Design axi4_dut, start of the top module:
module axi4_dut 
   (
    input wire ACLK,
    input wire ARESETn,
    input wire [4-1:0] MEM_AWID,
    input wire [32-1:0] MEM_AWADDR,
    input wire [8-1:0] MEM_AWLEN,
    input wire [3-1:0] MEM_AWSIZE,
    input wire [2-1:0] MEM_AWBURST,
    input wire [1-1:0] MEM_AWLOCK,
    input wire [4-1:0] MEM_AWCACHE,
    input wire [3-1:0] MEM_AWPROT,
    input wire [4-1:0] MEM_AWQOS,
    input wire MEM_AWVALID,
    output wire MEM_AWREADY,
    input wire [32-1:0] MEM_WDATA,
    input wire [(32/8)-1:0] MEM_WSTRB,
    input wire MEM_WLAST,
    input wire MEM_WVALID,
    output wire MEM_WREADY,
    output wire [4-1:0] MEM_BID,
    output wire [2-1:0] MEM_BRESP,
    output wire MEM_BVALID,
    input wire MEM_BREADY,
    input wire [4-1:0] MEM_ARID,
    input wire [32-1:0] MEM_ARADDR,
    input wire [8-1:0] MEM_ARLEN,
    input wire [3-1:0] MEM_ARSIZE,
    input wire [2-1:0] MEM_ARBURST,
    input wire [1-1:0] MEM_ARLOCK,
    input wire [4-1:0] MEM_ARCACHE,
    input wire [3-1:0] MEM_ARPROT,
    input wire [4-1:0] MEM_ARQOS,
    input wire MEM_ARVALID,
    output wire MEM_ARREADY,
    output wire [4-1:0] MEM_RID,
    output wire [32-1:0] MEM_RDATA,
    output wire [2-1:0] MEM_RRESP,
    output wire MEM_RLAST,
    output wire MEM_RVALID,
    input wire MEM_RREADY
);
reg [32-1:0] reg_bank [0:32-1];
wire	aw_push;
wire	aw_pop;
wire	w_push;
wire	w_pop;
wire	ar_push;
wire	ar_pop;
wire	r_push;
wire	r_pop;
wire	b_push;
wire	b_pop;
wire	aw_fifo_full;
wire	aw_fifo_empty;
wire	w_fifo_full;
wire	w_fifo_empty;
wire	ar_fifo_full;
wire	ar_fifo_empty;
wire	r_fifo_full;
wire	r_fifo_empty;
wire	b_fifo_full;
wire	b_fifo_empty;
  ...
Size: ~220 I/O pins, about 130,000 um^2 of cells after synthesis.
Settings: LEC_CHECK=0, ABC_AREA=0, CAP_MARGIN=20, CORE_ASPECT_RATIO=0.98, CORE_MARGIN=2, CORE_UTILIZATION=72, CTS_CLUSTER_SIZE=98, GPL_ROUTABILITY_DRIVEN=0, GPL_TIMING_DRIVEN=1, HOLD_SLACK_MARGIN=0.29, MIN_ROUTING_LAYER=met1, PLACE_DENSITY_LB_ADDON=0.0, SETUP_SLACK_MARGIN=1.12, SLEW_MARGIN=20, TNS_END_PERCENT=35; clock period 3.91 ns.
run.sh (not shown) runs the stock make flow with config.mk's settings and CLKGATE_MAP_FILE=.
The baseline produced a layout that fails on setup timing.
Rerun with:
ABC_AREA = unset   (was 0)
CORE_ASPECT_RATIO = unset   (was 0.98)
CTS_CLUSTER_DIAMETER = 28   (was unset)
CTS_CLUSTER_SIZE = unset   (was 98)
GPL_ROUTABILITY_DRIVEN = unset   (was 0)
GPL_TIMING_DRIVEN = unset   (was 1)
HOLD_SLACK_MARGIN = unset   (was 0.29)
MIN_ROUTING_LAYER = unset   (was met1)
PLACE_DENSITY_LB_ADDON = unset   (was 0.0)
SETUP_SLACK_MARGIN = 0.51   (was 1.12)
TNS_END_PERCENT = unset   (was 35)
clock period = 4.25 ns   (was 3.91 ns; I/O delays follow)
Effect:
- With this change the flow finished with capacitance limit, slew limit, setup timing left
- first-iteration DRC count rose by 43%
- routed wire length came out higher by about 20%
- utilization climbs by 3.8 points
- design area goes up by 4.6%
- flip-flop count does not change
- cell count rises by 4.3%
Rerun with:
CORE_UTILIZATION = 40   (was 72)
CTS_CLUSTER_DIAMETER = unset   (was 28)
PLACE_DENSITY = 0.6   (was unset)
SETUP_SLACK_MARGIN = unset   (was 0.51)
clock period = 7.93 ns   (was 4.25 ns; I/O delays follow)
Effect:
- With this change the flow produced a clean layout
- power is lower by about 60%
- design area fell by about 7%
- register-to-register slack gains 2.7 ns
Rerun with:
ABC_AREA = 1   (was unset)
CORE_UTILIZATION = 65   (was 40)
clock period = 11.5 ns   (was 7.93 ns; I/O delays follow)
Clock skew fell by 0.0075 ns.
Area after synthesis rose by 7.4%.
Clock-buffer cell count rose by 15.

---

axi4_dut again, from the RTL that the note above started with.
==> flow/config.mk <==
export PLATFORM = sky130hd
export DESIGN_NAME = axi4_dut
export DESIGN_NICKNAME = axi4_dut
export VERILOG_FILES = /design/flow/design.v
export SDC_FILE = /design/flow/constraint.sdc
export NUM_CORES = 4
export LEC_CHECK = 0
export CAP_MARGIN = 20
export CORE_MARGIN = 2
export CORE_UTILIZATION = 72
export CTS_CLUSTER_DIAMETER = 28
export CTS_CLUSTER_SIZE = 15
export MAX_ROUTING_LAYER = met4
export PLACE_DENSITY = 0.38
export SETUP_SLACK_MARGIN = 1.05
export SLEW_MARGIN = 20
==> flow/constraint.sdc <==
create_clock -name core_clock -period 4.25 [get_ports {ACLK}]
set_input_delay 0.8500 -clock core_clock [delete_from_list [all_inputs] [get_ports {ACLK}]]
set_output_delay 0.8500 -clock core_clock [all_outputs]
set_load 0.01 [all_outputs]
The starting point never finished: it broke off in clock tree synthesis (4_1_cts), error DPL-0033.
Next try:
- HOLD_SLACK_MARGIN: default -> 0.27
- PLACE_DENSITY: 0.38 -> default
- PLACE_DENSITY_LB_ADDON: default -> 0.19
- SETUP_SLACK_MARGIN: 1.05 -> 1.09
The new run never finished: it broke off in global routing (5_1_grt) with GRT-0232.
Synthesized cell count does not change.
Die area stays the same.
Area after synthesis stays the same.
Next try:
- CTS_CLUSTER_SIZE: 15 -> 13
- HOLD_SLACK_MARGIN: 0.27 -> default
- MAX_ROUTING_LAYER: met4 -> default
- SETUP_SLACK_MARGIN: 1.09 -> 1.1
The new run never finished: it broke off in global routing (5_1_grt) on GRT-0232.
Synthesized cell count stays the same.
Area after synthesis does not change.
Die size does not change.
Next try:
- CORE_UTILIZATION: 72 -> 70
- CTS_CLUSTER_DIAMETER: 28 -> default
- CTS_CLUSTER_SIZE: 13 -> default
- PLACE_DENSITY_LB_ADDON: 0.19 -> default
- SETUP_SLACK_MARGIN: 1.1 -> 1.0
- clock period: 4.25 -> 4.15 ns (I/O delays scaled with it)
After rerunning: The new run finished with setup timing left; area after synthesis does not change; die size is higher by 2.8%; synthesized cell count is unchanged.
Next try:
- ABC_AREA: default -> 1
- CORE_UTILIZATION: 70 -> 59
- PLACE_DENSITY: default -> 0.6
- SETUP_SLACK_MARGIN: 1.0 -> default
- clock period: 4.15 -> 5.6 ns (I/O delays scaled with it)
Now the flow went through all stages and came out clean.
Hold slack degrades by 0.29 ns.
Routed wire length went up by 9.3%.
Sequential power falls by 31%.
Next try:
- ABC_AREA: 1 -> default
- CORE_UTILIZATION: 59 -> 68
- clock period: 5.6 -> 3.94 ns (I/O delays scaled with it)
Effect:
- The changed run ran to the end with violations: setup timing
- worst setup slack got worse by 0.42 ns
- final area drops by 0.78%
- power climbs by 41%

---

v26:
Starting RTL as in the previous note.
==> flow/config.mk <==
export PLATFORM = sky130hd
export DESIGN_NAME = axi4_dut
export DESIGN_NICKNAME = axi4_dut
export VERILOG_FILES = /design/flow/design.v
export SDC_FILE = /design/flow/constraint.sdc
export NUM_CORES = 4
export LEC_CHECK = 0
export ABC_AREA = 1
export CAP_MARGIN = 15
export CELL_PAD_IN_SITES_DETAIL_PLACEMENT = 1
export CELL_PAD_IN_SITES_GLOBAL_PLACEMENT = 2
export CORE_MARGIN = 2
export CORE_UTILIZATION = 69
export CTS_CLUSTER_SIZE = 97
export GPL_TIMING_DRIVEN = 1
export HOLD_SLACK_MARGIN = 0.03
export PLACE_DENSITY = 0.6
export SETUP_SLACK_MARGIN = 0.85
export SLEW_MARGIN = 20
export TNS_END_PERCENT = 25
==> flow/constraint.sdc <==
create_clock -name core_clock -period 6.54 [get_ports {ACLK}]
set_input_delay 1.3080 -clock core_clock [delete_from_list [all_inputs] [get_ports {ACLK}]]
set_output_delay 1.3080 -clock core_clock [all_outputs]
set_load 0.01 [all_outputs]
v26 got as far as global placement without I/O (3_1_place_gp_skip_io), where a tool error ended the run.
### v26 -> v49
- removing GPL_TIMING_DRIVEN (formerly 1)
- changing CORE_UTILIZATION from 69 to 40
- changing CAP_MARGIN from 15 to 20
- removing SETUP_SLACK_MARGIN (formerly 0.85)
- removing CELL_PAD_IN_SITES_GLOBAL_PLACEMENT (formerly 2)
- removing TNS_END_PERCENT (formerly 25)
- removing ABC_AREA (formerly 1)
- removing CELL_PAD_IN_SITES_DETAIL_PLACEMENT (formerly 1)
- removing CTS_CLUSTER_SIZE (formerly 97)
- removing HOLD_SLACK_MARGIN (formerly 0.03)
- changing the clock period (ns, I/O delays scaled along) from 6.54 to 6.84
[summary]
v49 reached the final stage; the timing, DRC and antenna checks on its layout passed.
Compared with v26, v49 shows a lower floorplan core density.
Multiplexer fraction of the synthesized cell area, v49 and v26: smaller value in v26
Between v26 and v49, the flow reports synthesized cell count decreasing by more than a quarter.
Going from v26 to v49, full die area grew by more than half.
Between v49 and v26, the difference in area fraction in full adders, half adders and majority gates is negligible.
[v49 vs v26] summed instance area of the synthesized netlist: lower in v49
The fraction of the mapped netlist area in compound gates of v49 is lower than that of v26.
Modified inputs, v2 compared to v49
- changing CORE_UTILIZATION from 40 to 51
### Flow results
- Final antenna diode count: v2 lower than v49
- Maximum frequency from static timing analysis delta (v2 − v49): favourable
- Per the comparison of v2 with v49, routability-driven placement congestion ratio fell by 0.013; via count of the first global-routing pass fell by 0.87%; row count fell by 12%; final cell count fell by 889; inserted tap cell count fell by 891.
Edits applied to the flow inputs when going from v2 to v15:
- a change of CORE_UTILIZATION from 51 to 67
- a deleted PLACE_DENSITY that had been 0.6
- a change of the clock period (ns, I/O delays scaled along) from 6.84 to 6.75
--- outcome ---
Diff v2 -> v15: area growth from synthesis to layout moved down; first-pass GRT wire length fell by 2.0%; post-layout instance area lost 1.3%; core utilization at floorplan +16 points.
Looking at maximum vdd ir drop across v2 and v15, the one that comes out lower is v15.
Max average wire per standard cell across v2 and v15: v15
> inputs changed (v15 -> v19)
- putting PLACE_DENSITY at 0.6 where nothing was set
- swapping 67 for 72 in CORE_UTILIZATION
- putting ABC_AREA at 1 where nothing was set
- putting CTS_CLUSTER_DIAMETER at 348 where nothing was set
- swapping 6.75 for 3.94 in the clock period (ns, I/O delays scaled along)
## What came out
The flow completed for v19, but it is not clean: the layout still shows negative hold slack, negative setup slack.
Compared v15 against v19; number of tapcells within noise.
Going from v15 to v19, final clock skew grows by 0.022 ns.
The count of cells resized by post-cts repair number comes out lower for v15 vs v19.
No activity file was given, so power comes from the tool's default toggle rates.
